job 9045:
Design Classic_Pong_Top, start of the top module:
module Classic_Pong_Top (
    input clk_i,
    input rst_i,
    input UART_RX_i,
    input sw1_i,
    input sw2_i,
    input sw3_i,
    input sw4_i,
    output VGA_Hsync_o,
    output VGA_Vsync_o,
    output VGA_Red_0_o,
    output VGA_Red_1_o,
    output VGA_Red_2_o,
    output VGA_Grn_0_o,
    output VGA_Grn_1_o,
    output VGA_Grn_2_o,
    output VGA_Blu_0_o,
    output VGA_Blu_1_o,
    output VGA_Blu_2_o
);
    parameter CLKS_PER_BIT = 217;
    parameter VIDEO_WIDTH = 3;  
    parameter TOTAL_COLS = 800;
    parameter TOTAL_ROWS = 525;
    parameter ACTIVE_COLS = 640;
    parameter ACTIVE_ROWS = 480;
    wire [VIDEO_WIDTH-1:0] Red_Video_Pong_w, Red_Video_Porch_w;
    wire [VIDEO_WIDTH-1:0] Grn_Video_Pong_w, Grn_Video_Porch_w;
    wire [VIDEO_WIDTH-1:0] Blu_Video_Pong_w, Blu_Video_Porch_w;
    wire rx_dv_w;
    UART_RX #(.CLKS_PER_BIT(CLKS_PER_BIT)) UART_RX_Inst
    (
        .clk_i(clk_i),
        .rst_i(rst_i),
        .rx_serial_i(UART_RX_i),
        .rx_dv_o(rx_dv_w),
        .rx_byte_o()
    );
    wire Hsync_w, Vsync_w;
    VGA_Sync_Pulse #( 
        .TOTAL_COLS(TOTAL_COLS),
        .TOTAL_ROWS(TOTAL_ROWS),
        .ACTIVE_COLS(ACTIVE_COLS),
        .ACTIVE_ROWS(ACTIVE_ROWS) 
    ) VGA_Sync_Inst (
        .clk_i(clk_i),
        .rst_i(rst_i),
        .Hsync_o(Hsync_w),
        .Vsync_o(Vsync_w),
  ...
Size: roughly 1900 cells after synthesis, ~310 flip-flops, ~18 I/O pins.
make LEC_CHECK=0 CAP_MARGIN=40 CORE_ASPECT_RATIO=1.4 CORE_MARGIN=4 CORE_UTILIZATION=40 CTS_CLUSTER_SIZE=77 GPL_TIMING_DRIVEN=1 MIN_ROUTING_LAYER=met1 PLACE_DENSITY_LB_ADDON=0.27 SETUP_SLACK_MARGIN=0.89 SLEW_MARGIN=20 TNS_END_PERCENT=5 finish   # period 5.27 ns
run.sh (not shown) runs the stock make flow with config.mk's settings and CLKGATE_MAP_FILE=.
Job 9045 ran to completion and came out clean on the timing, design-rule and antenna checks.
What job 4792 does differently from job 9045 at the input level:
Settings: removing MIN_ROUTING_LAYER (formerly met1); removing TNS_END_PERCENT (formerly 5); removing SETUP_SLACK_MARGIN (formerly 0.89); changing CORE_UTILIZATION from 40 to 64; removing GPL_TIMING_DRIVEN (formerly 1); removing CORE_ASPECT_RATIO (formerly 1.4); removing CTS_CLUSTER_SIZE (formerly 77); removing PLACE_DENSITY_LB_ADDON (formerly 0.27); setting PLACE_DENSITY to 0.6 for the first time; changing CAP_MARGIN from 40 to 20; changing CORE_MARGIN from 4 to 2; changing the clock period (ns, I/O delays scaled along) from 5.27 to 9.56.
==> results <==
- Job 4792 finished all stages; the layout is clean.
- In summary, job 9045 completed successfully, with a layout that passed the timing, design-rule and antenna checks.
- Compared with job 9045, in job 4792 switching share of power fell by 1.3 points, average detailed-routed wire length per instance rose by about 7%, die span in x fell by about 8%.
Input changes introduced in job 5599 (baseline for comparison: job 4792):
Settings: CORE_UTILIZATION: 64 -> 40; the clock period (ns, I/O delays scaled along): 9.56 -> 40.0.
[summary]
As of job 5599, detailed-route wire length had risen slightly compared to job 4792. Diff job 4792..job 5599 | quantity of I/O buffers inserted on ports | unchanged. Going from job 4792 to job 5599, worst hold path stage count grew by 1, core area grew by 62%, core utilization shrank by 27 points, sequential share of layout area shrank by 0.45 points. Looking only at net switching share of the total power, and setting everything else aside, the lower value of job 4792 and job 5599 goes to job 4792. Between job 4792 and job 5599, global-route usage is lower for job 5599, job 4792 comes in above that. For fraction of area in non-clock buffers, job 5599 and job 4792 come out practically identical. Cells: job 5599 has more instances than job 4792.
### job 5599 -> job 6362
Settings: CORE_UTILIZATION: 40 -> 72; TNS_END_PERCENT: unset -> 5; CTS_CLUSTER_SIZE: unset -> 100; the clock period (ns, I/O delays scaled along): 40.0 -> 17.7.
Notes after the runs:
Pre-CTS worst setup slack: job 6362 vs job 5599 down 17.83 ns. Count of sequential standard cells: job 6362 vs job 5599 identical. [job 6362 vs job 5599] number of cell rows: lower in job 6362. On area of the core: job 6362 sits below job 5599. Actual slew at the worst max-slew pin: job 6362 vs job 5599 up 0.036 ns. Compare job 6362 and job 5599 | total number of cells along the worst setup path lower: job 5599. Going from job 5599 to job 6362, the sequential cell area share was found to have gone up by 1.0 points. Across both runs, internal power of the cells was higher for job 6362 than for job 5599. Looking at wire length of the first global-routing pass, job 6362 sits 2.2% lower than job 5599 does. Delta(maximum fanout encountered on the critical timing path, job 6362 - job 5599) > 0.
Here is what was changed in the inputs of job 8237 compared with job 6362.
Settings: a deleted PLACE_DENSITY that had been 0.6; a change of CORE_UTILIZATION from 72 to 66; a deleted TNS_END_PERCENT that had been 5; a deleted CTS_CLUSTER_SIZE that had been 100; a change of the clock period (ns, I/O delays scaled along) from 17.7 to 10.7.
--- outcome ---
Job 8237 against job 6362: clock network area share went up by 0.67 points, number of placement rows saw an increase.
Between job 6362 and job 8237, the stage delay of the slowest cell on the critical path is lower for job 6362.
Compared with job 6362, job 8237 shows average detailed-routed wire length per instance lower by about 5%.
Job 8237 finished every stage and its layout cleared the timing, design-rule and antenna checks.
The final reports for job 8237 and job 6362 show sequential power higher in the former.
Net load switching power (job 8237 over job 6362): increase, 200 uW
From job 6362 to job 8237 the numbers moved as follows: ratio of final minimum period to clock period saw an increase; global-route usage saw a decrease; final routed wirelength across all metal layers saw a decrease; post-synthesis to final-layout area growth saw an increase.
Comparing job 6362 and job 8237, clock network fraction of total power is lower on job 6362.


Classic_Pong_Top again, from the RTL that the note above started with.
Settings: LEC_CHECK=0, ABC_AREA=1, CAP_MARGIN=20, CORE_MARGIN=2, CORE_UTILIZATION=72, CTS_CLUSTER_DIAMETER=371, CTS_CLUSTER_SIZE=14, GPL_TIMING_DRIVEN=0, PLACE_DENSITY_LB_ADDON=0.08, SETUP_SLACK_MARGIN=1.49, SLEW_MARGIN=20, TNS_END_PERCENT=35; clock period 5.31 ns.
Rerun with:
--- a/flow/config.mk
+++ b/flow/config.mk
@@ -11,8 +11,5 @@
 export CORE_UTILIZATION = 72
-export CTS_CLUSTER_DIAMETER = 371
-export CTS_CLUSTER_SIZE = 14
-export GPL_TIMING_DRIVEN = 0
-export PLACE_DENSITY_LB_ADDON = 0.08
-export SETUP_SLACK_MARGIN = 1.49
+export CTS_CLUSTER_SIZE = 72
+export PLACE_DENSITY = 0.38
+export SETUP_SLACK_MARGIN = -0.14
 export SLEW_MARGIN = 20
-export TNS_END_PERCENT = 35
The new run completed without violations. Synthesized cell count does not change. Hold slack loses 0.011 ns. Count of clock-buffer cells in the layout goes up by 21. Flip-flop count is unchanged. Wire length fell by 4.1%. Clock power rose by about 37%. Sequential power hardly moves. Total power increases by about 15%. Clock skew barely changes. Synthesized area stays the same.
Rerun with:
--- a/flow/config.mk
+++ b/flow/config.mk
@@ -11,4 +11,5 @@
 export CORE_UTILIZATION = 72
-export CTS_CLUSTER_SIZE = 72
-export PLACE_DENSITY = 0.38
+export CTS_CLUSTER_SIZE = 15
+export GPL_ROUTABILITY_DRIVEN = 0
+export PLACE_DENSITY_LB_ADDON = 0.03
 export SETUP_SLACK_MARGIN = -0.14
Outcome:
- final area is about the same
- count of clock-buffer cells in the layout is higher by 2
- final cell count barely changes
- die size is unchanged
- hold slack is about the same
- flip-flop count does not change
- global-route usage is lower by 0.34 points
- synthesized cell count does not change
Power figures rest on the tool's default switching activity, not on a simulated workload.
